Design axis_matmul2x2, start of the top module:
module axis_matmul2x2(
    input                       clk             ,
    input                       rst             ,
    input                       s_axis_tvalid   ,
    input     [31 : 0]          s_axis_tdata    ,
    input                       s_axis_tlast    ,
    output                      s_axis_tready   ,
    output                      m_axis_tvalid   ,
    output    [31 : 0]          m_axis_tdata    ,
    output                      m_axis_tlast    ,
    input                       m_axis_tready   
);
    wire [3:0]  io_in_a_0;
    wire [3:0]  io_in_a_1;
    wire [3:0]  io_in_b_0;
    wire [3:0]  io_in_b_1;
    wire [15:0] io_out_c_0;
    wire [15:0] io_out_c_1;
    assign io_in_a_0 = s_axis_tdata[00+:4];
    assign io_in_a_1 = s_axis_tdata[08+:4];
    assign io_in_b_0 = s_axis_tdata[16+:4];
    assign io_in_b_1 = s_axis_tdata[24+:4];
    assign m_axis_tdata = {io_out_c_1,io_out_c_0};
    assign m_axis_tlast = m_axis_tvalid;
    top u_top(
        .clock        (clk              ),
        .reset        (rst              ),
        .io_in_valid  (s_axis_tvalid    ),
        .io_out_ready (s_axis_tready    ),
        .io_in_a_0    (io_in_a_0        ),
        .io_in_a_1    (io_in_a_1        ),
        .io_in_b_0    (io_in_b_0        ),
        .io_in_b_1    (io_in_b_1        ),
        .io_in_c_0    (16'b0            ),
        .io_in_c_1    (16'b0            ),
        .io_out_valid (m_axis_tvalid    ),
        .io_in_ready  (m_axis_tready    ),
        .io_out_c_0   (io_out_c_0       ),
        .io_out_c_1   (io_out_c_1       )
    );
endmodule
clock: 4.55 ns
lec_check: 0
abc_area: 1
cap_margin: 20
core_margin: 2
core_utilization: 72
cts_cluster_size: 15
place_density: 0.73
setup_slack_margin: -0.33
slew_margin: 20
run.sh (not shown) runs the stock make flow with config.mk's settings and CLKGATE_MAP_FILE=.
The baseline reached the layout checks and failed them: setup timing.
==> next run, changes <==
--- a/flow/config.mk
+++ b/flow/config.mk
@@ -6,9 +6,7 @@
 export NUM_CORES = 4
 export LEC_CHECK = 0
-export ABC_AREA = 1
 export CAP_MARGIN = 20
 export CORE_MARGIN = 2
 export CORE_UTILIZATION = 72
-export CTS_CLUSTER_SIZE = 15
 export PLACE_DENSITY = 0.73
 export SETUP_SLACK_MARGIN = -0.33
==> flow/constraint.sdc (replaced) <==
create_clock -name core_clock -period 5.51 [get_ports {clk}]
set_input_delay 1.1020 -clock core_clock [delete_from_list [all_inputs] [get_ports {clk}]]
set_output_delay 1.1020 -clock core_clock [all_outputs]
set_load 0.01 [all_outputs]
Effect: The changed run completed and failed the layout checks on setup timing. Sequential share of layout area decreases by 0.53 points. Utilization goes up by 0.16 points. Via count came out lower by 9.0%. Worst setup slack gains 0.87 ns. Cell count decreases by 10%. Total power went down by 9.4%. Register-to-register slack improves by 0.87 ns. Die area went up by 2.3%. Fmax came out lower by 1.4%.
==> next run, changes <==
--- a/flow/config.mk
+++ b/flow/config.mk
@@ -6,8 +6,8 @@
 export NUM_CORES = 4
 export LEC_CHECK = 0
+export ABC_AREA = 1
 export CAP_MARGIN = 20
 export CORE_MARGIN = 2
 export CORE_UTILIZATION = 72
-export PLACE_DENSITY = 0.73
-export SETUP_SLACK_MARGIN = -0.33
+export PLACE_DENSITY = 0.79
 export SLEW_MARGIN = 20
==> flow/constraint.sdc (replaced) <==
create_clock -name core_clock -period 6.5 [get_ports {clk}]
set_input_delay 1.3000 -clock core_clock [delete_from_list [all_inputs] [get_ports {clk}]]
set_output_delay 1.3000 -clock core_clock [all_outputs]
set_load 0.01 [all_outputs]
=> The new run reached the layout checks and failed them: setup timing; clock power came out lower by about a fifth; die area came out lower by a few percent; core utilization came out lower by 1.6 points; non-clock buffer count came out lower by 2; cell count came out higher by roughly a tenth; first-iteration DRC count came out higher by a quarter to a third; wire length came out higher by a few percent; global-route usage came out higher by 1.5 points; flip-flop count is unchanged.
==> next run, changes <==
--- a/flow/config.mk
+++ b/flow/config.mk
@@ -10,4 +10,7 @@
 export CORE_MARGIN = 2
 export CORE_UTILIZATION = 72
+export CTS_CLUSTER_SIZE = 49
+export HOLD_SLACK_MARGIN = -0.1
 export PLACE_DENSITY = 0.79
+export SETUP_SLACK_MARGIN = 0.39
 export SLEW_MARGIN = 20
==> flow/constraint.sdc (replaced) <==
create_clock -name core_clock -period 4.82 [get_ports {clk}]
set_input_delay 0.9640 -clock core_clock [delete_from_list [all_inputs] [get_ports {clk}]]
set_output_delay 0.9640 -clock core_clock [all_outputs]
set_load 0.01 [all_outputs]
The changed run reached the layout checks and failed them: setup timing.
Power went up by 40%.
Wire length climbs by 2.8%.
Final cell count increases by 0.82%.
Fmax went up by 0.35%.
Area after synthesis does not change.
Final area went up by 1.8%.
Clock skew barely changes.
Die area stays the same.
Setup slack gets worse by 1.7 ns.
Sequential power grows by 36%.
==> next run, changes <==
--- a/flow/config.mk
+++ b/flow/config.mk
@@ -7,10 +7,10 @@
 export LEC_CHECK = 0
 export ABC_AREA = 1
-export CAP_MARGIN = 20
+export CAP_MARGIN = 0
 export CORE_MARGIN = 2
 export CORE_UTILIZATION = 72
 export CTS_CLUSTER_SIZE = 49
-export HOLD_SLACK_MARGIN = -0.1
-export PLACE_DENSITY = 0.79
-export SETUP_SLACK_MARGIN = 0.39
+export HOLD_SLACK_MARGIN = 0.29
+export PLACE_DENSITY = 0.35
+export SETUP_SLACK_MARGIN = -0.35
 export SLEW_MARGIN = 20
The new run finished with setup timing left.
Final area stays flat.
Register-to-register slack is worse by 0.03 ns.
Sequential power stays flat.
Power falls by 1.3%.
Sequential share of layout area hardly moves.
==> next run, changes <==
--- a/flow/config.mk
+++ b/flow/config.mk
@@ -7,10 +7,9 @@
 export LEC_CHECK = 0
 export ABC_AREA = 1
-export CAP_MARGIN = 0
+export CAP_MARGIN = 20
 export CORE_MARGIN = 2
 export CORE_UTILIZATION = 72
-export CTS_CLUSTER_SIZE = 49
+export CTS_CLUSTER_SIZE = 92
 export HOLD_SLACK_MARGIN = 0.29
-export PLACE_DENSITY = 0.35
-export SETUP_SLACK_MARGIN = -0.35
+export PLACE_DENSITY_LB_ADDON = 0.19
 export SLEW_MARGIN = 20
==> flow/constraint.sdc (replaced) <==
create_clock -name core_clock -period 4.47 [get_ports {clk}]
set_input_delay 0.8940 -clock core_clock [delete_from_list [all_inputs] [get_ports {clk}]]
set_output_delay 0.8940 -clock core_clock [all_outputs]
set_load 0.01 [all_outputs]
The changed run reached the layout checks and failed them: setup timing.
Wire length rose by 16%.
Setup slack loses 0.41 ns.
Die size is unchanged.
Combinational power rose by 19%.
Power rose by 7.4%.
Synthesized cell count stays the same.
Sequential power rose by 8.1%.
Area after synthesis stays the same.
Design area hardly moves.

---

axis_matmul2x2 again, from the RTL that the note above started with.
make LEC_CHECK=0 ABC_AREA=1 CAP_MARGIN=20 CELL_PAD_IN_SITES_DETAIL_PLACEMENT=0 CELL_PAD_IN_SITES_GLOBAL_PLACEMENT=3 CORE_MARGIN=10 CORE_UTILIZATION=57 GPL_ROUTABILITY_DRIVEN=0 GPL_TIMING_DRIVEN=0 MIN_ROUTING_LAYER=met2 SLEW_MARGIN=40 TNS_END_PERCENT=85 finish   # period 11.8 ns
The first run never finished: it broke off in 3_1_place_gp_skip_io.
==> next run, changes <==
- ABC_AREA: 1 -> default
- CELL_PAD_IN_SITES_DETAIL_PLACEMENT: 0 -> default
- CELL_PAD_IN_SITES_GLOBAL_PLACEMENT: 3 -> default
- CORE_MARGIN: 10 -> 2
- CORE_UTILIZATION: 57 -> 47
- GPL_ROUTABILITY_DRIVEN: 0 -> default
- GPL_TIMING_DRIVEN: 0 -> default
- MIN_ROUTING_LAYER: met2 -> default
- SLEW_MARGIN: 40 -> 20
- clock period: 11.8 -> 7.5 ns (I/O delays scaled with it)
Result: Now the flow ran to the end with no violations; die area rose slightly; synthesized area rose by a few percent; synthesized cell count fell by roughly a tenth.
==> next run, changes <==
- CORE_UTILIZATION: 47 -> 40
- TNS_END_PERCENT: 85 -> default
- clock period: 7.5 -> 7.65 ns (I/O delays scaled with it)
Outcome:
- cell area increases by 0.33%
- setup slack is better by 0.016 ns
- synthesized area does not change
- register-to-register slack improved by 0.02 ns
- die area went up by 17%
- wire length increases by 1.8%

---

axis_matmul2x2 again, from the RTL that the note above started with.
Design axis_matmul2x2, start of the top module:
module axis_matmul2x2(
    input                       clk             ,
    input                       rst             ,
    input                       s_axis_tvalid   ,
    input     [31 : 0]          s_axis_tdata    ,
    input                       s_axis_tlast    ,
    output                      s_axis_tready   ,
    output                      m_axis_tvalid   ,
    output    [31 : 0]          m_axis_tdata    ,
    output                      m_axis_tlast    ,
    input                       m_axis_tready   
);
clock: 5.55 ns
lec_check: 0
abc_area: 1
cap_margin: 20
core_margin: 2
core_utilization: 72
cts_cluster_diameter: 209
place_density_lb_addon: 0.08
setup_slack_margin: 1.5
slew_margin: 20
The baseline finished with setup timing left.
Edit:
ABC_AREA = unset   (was 1)
CORE_UTILIZATION = 40   (was 72)
CTS_CLUSTER_DIAMETER = unset   (was 209)
PLACE_DENSITY_LB_ADDON = unset   (was 0.08)
SETUP_SLACK_MARGIN = unset   (was 1.5)
clock period = 7.5 ns   (was 5.55 ns; I/O delays follow)
This time the run passed the timing, DRC and antenna checks.
Setup slack is better by 1400 ps.
Sequential power drops by about 22%.
Register-to-register slack gains 1400 ps.
Total power came out lower by about 18%.
Die size climbs by 82%.
Synthesized area increases by about 2.4%.
Edit:
clock period = 7.16 ns   (was 7.5 ns; I/O delays follow)
The changed run produced a clean layout. Routed wire length increases by 0.70%. Core utilization is about the same. Register-to-register slack got worse by 150 ps. Design area stays flat. Global-route usage decreases by 0.19 points. Non-clock buffer count increases by 3. Final cell count stays flat. Synthesized area does not change. Setup slack got worse by 150 ps. Via count is about the same. Hold slack hardly moves.

---

Starting RTL as in the previous note.
==> flow/config.mk <==
export PLATFORM = sky130hd
export DESIGN_NAME = axis_matmul2x2
export DESIGN_NICKNAME = axis_matmul2x2
export VERILOG_FILES = /design/flow/design.v
export SDC_FILE = /design/flow/constraint.sdc
export NUM_CORES = 4
export LEC_CHECK = 0
export ABC_AREA = 1
export CAP_MARGIN = 20
export CELL_PAD_IN_SITES_DETAIL_PLACEMENT = 2
export CELL_PAD_IN_SITES_GLOBAL_PLACEMENT = 2
export CORE_MARGIN = 2
export CORE_UTILIZATION = 44
export CTS_CLUSTER_DIAMETER = 118
export GPL_TIMING_DRIVEN = 1
export HOLD_SLACK_MARGIN = 0.21
export MIN_ROUTING_LAYER = met2
export PLACE_DENSITY = 0.74
export SETUP_SLACK_MARGIN = 1.15
export SLEW_MARGIN = 20
==> flow/constraint.sdc <==
create_clock -name core_clock -period 8.02 [get_ports {clk}]
set_input_delay 1.6040 -clock core_clock [delete_from_list [all_inputs] [get_ports {clk}]]
set_output_delay 1.6040 -clock core_clock [all_outputs]
set_load 0.01 [all_outputs]
The first run completed with no timing, DRC or antenna violations.
Then changed:
CELL_PAD_IN_SITES_DETAIL_PLACEMENT = not set   (was 2)
CELL_PAD_IN_SITES_GLOBAL_PLACEMENT = not set   (was 2)
CORE_UTILIZATION = 56   (was 44)
CTS_CLUSTER_DIAMETER = not set   (was 118)
CTS_CLUSTER_SIZE = 100   (was not set)
GPL_TIMING_DRIVEN = not set   (was 1)
HOLD_SLACK_MARGIN = not set   (was 0.21)
MIN_ROUTING_LAYER = not set   (was met2)
PLACE_DENSITY = not set   (was 0.74)
SETUP_SLACK_MARGIN = not set   (was 1.15)
clock period = 5.53 ns   (was 8.02 ns; I/O delays follow)
Result:
- Now the flow completed and failed the layout checks on setup timing
- worst hold slack gets worse by 0.010 ns
- first-iteration DRC count falls by 88%
- worst setup slack gets worse by 1.4 ns
- final area falls by about 1.1%
- area after synthesis is unchanged
- wire length falls by 58%
- final cell count falls by about 3.4%
- clock-buffer cell count falls by 11
- sequential power rises by about 40%
Then changed:
ABC_AREA = not set   (was 1)
CORE_UTILIZATION = 58   (was 56)
CTS_CLUSTER_SIZE = not set   (was 100)
clock period = 4.11 ns   (was 5.53 ns; I/O delays follow)
What happened: The new run produced a layout that fails on setup timing; via count falls by 6.5%; non-clock buffer count came out higher by 20; wire length came out higher by 0.78%; register-to-register slack loses 1.5 ns; cell count went down by 9.2%; total power goes up by 47%; count of clock-buffer cells in the layout is higher by 2.
Then changed:
CORE_UTILIZATION = 64   (was 58)
SETUP_SLACK_MARGIN = 1.48   (was not set)
clock period = 5.51 ns   (was 4.11 ns; I/O delays follow)
Result: The new run ran to the end with violations: setup timing; combinational power came out lower by a quarter to a third; synthesized cell count is unchanged; core utilization came out higher by 4.6 points; final area came out lower by a few percent.
Power and IR drop assume default switching activity.
